run 1:
Design reciprocal_float, start of the top module:
module reciprocal_float(
    input clk, rst,
    input start,
    input [31:0] x,
    output [31:0] out,
    output done, zero_flag
);
Settings: LEC_CHECK=0, ABC_AREA=1, CAP_MARGIN=35, CORE_ASPECT_RATIO=1.45, CORE_MARGIN=2, CORE_UTILIZATION=72, CTS_CLUSTER_DIAMETER=363, CTS_CLUSTER_SIZE=10, HOLD_SLACK_MARGIN=0.3, PLACE_DENSITY=0.42, SETUP_SLACK_MARGIN=0.58, SLEW_MARGIN=35; clock period 1.96 ns.
run.sh (not shown) runs the stock make flow with config.mk's settings and CLKGATE_MAP_FILE=.
detailed placement (3_5_place_dp): run 1 exited with error
Setup changes, run 1 to run 2
--- a/flow/config.mk
+++ b/flow/config.mk
@@ -8,11 +8,7 @@
 export ABC_AREA = 1
-export CAP_MARGIN = 35
-export CORE_ASPECT_RATIO = 1.45
+export CAP_MARGIN = 20
 export CORE_MARGIN = 2
 export CORE_UTILIZATION = 72
-export CTS_CLUSTER_DIAMETER = 363
 export CTS_CLUSTER_SIZE = 10
-export HOLD_SLACK_MARGIN = 0.3
-export PLACE_DENSITY = 0.42
-export SETUP_SLACK_MARGIN = 0.58
-export SLEW_MARGIN = 35
+export SETUP_SLACK_MARGIN = 1.59
+export SLEW_MARGIN = 20
==> flow/constraint.sdc <==
create_clock -name core_clock -period 6.54 [get_ports {clk}]
set_input_delay 1.3080 -clock core_clock [delete_from_list [all_inputs] [get_ports {clk}]]
set_output_delay 1.3080 -clock core_clock [all_outputs]
set_load 0.01 [all_outputs]
- Run 2 closes out successfully: all stages finished, all timing, DRC and antenna checks passed.
- Run 1 and run 2 ended up with roughly the same full die area.
- Run 1 and run 2 ended up with roughly the same sequential cell area fraction in the yosys report.
- Diff run 2..run 1 | synthesized cell area | unchanged
- On xor and xnor area share after synthesis, run 1 tracks run 2 almost exactly.
- NOTE: standard cell core area in run 2 falls short of that of run 1
- Floorplan row count in run 2 is 18% lower than in run 1
- Per the comparison of run 2 with run 1, synthesized chip area reported by yosys roughly the same, final RePlAce weighted congestion higher.
- Diff run 2..run 1 | number of distinct library cells after synthesis | unchanged
- Comparing run 1 and run 2, the higher initial core utilization is on run 2.
Input-level comparison between run 3 and run 2:
--- a/flow/config.mk
+++ b/flow/config.mk
@@ -7,8 +7,5 @@
 export LEC_CHECK = 0
-export ABC_AREA = 1
 export CAP_MARGIN = 20
 export CORE_MARGIN = 2
-export CORE_UTILIZATION = 72
-export CTS_CLUSTER_SIZE = 10
-export SETUP_SLACK_MARGIN = 1.59
+export CORE_UTILIZATION = 40
 export SLEW_MARGIN = 20
==> flow/constraint.sdc <==
create_clock -name core_clock -period 11.0 [get_ports {clk}]
set_input_delay 2.2000 -clock core_clock [delete_from_list [all_inputs] [get_ports {clk}]]
set_output_delay 2.2000 -clock core_clock [all_outputs]
set_load 0.01 [all_outputs]
Notes after the runs:
In the metrics for run 2 and run 3, the one carrying the lower height of the chip is run 2. Going from run 2 to run 3, tightest slew margin relative to the limit grows by 8.9 points. Delta (run 3 minus run 2): number of fillers in the final layout went up by 140%; chip footprint picked up an extra 10000 sq um; detailed-route wire length on metal 1 went up by about 10%. Looking at number of distinct standard cells referenced by the synthesized netlist across run 2 and run 3, the one that comes out higher is run 3. Re via count: run 2 and run 3 aren't equal, and the lower value belongs to run 3. Run 3 leaves more setup margin than run 2.

Starting RTL as in the previous note.
clock: 5.56 ns
lec_check: 0
abc_area: 1
cap_margin: 20
core_margin: 2
core_utilization: 72
cts_cluster_diameter: 29
cts_cluster_size: 72
place_density_lb_addon: 0.05
setup_slack_margin: 1.58
slew_margin: 20
The starting point stopped in global routing with GRT-0232.
Next try:
ABC_AREA = unset   (was 1)
CORE_UTILIZATION = 39   (was 72)
CTS_CLUSTER_DIAMETER = unset   (was 29)
CTS_CLUSTER_SIZE = unset   (was 72)
PLACE_DENSITY_LB_ADDON = unset   (was 0.05)
SETUP_SLACK_MARGIN = unset   (was 1.58)
clock period = 11.9 ns   (was 5.56 ns; I/O delays follow)
The changed run completed without violations.
Die area came out higher by well over a third.
Synthesized cell count came out lower by a quarter to a third.
Synthesized area came out lower by a few percent.
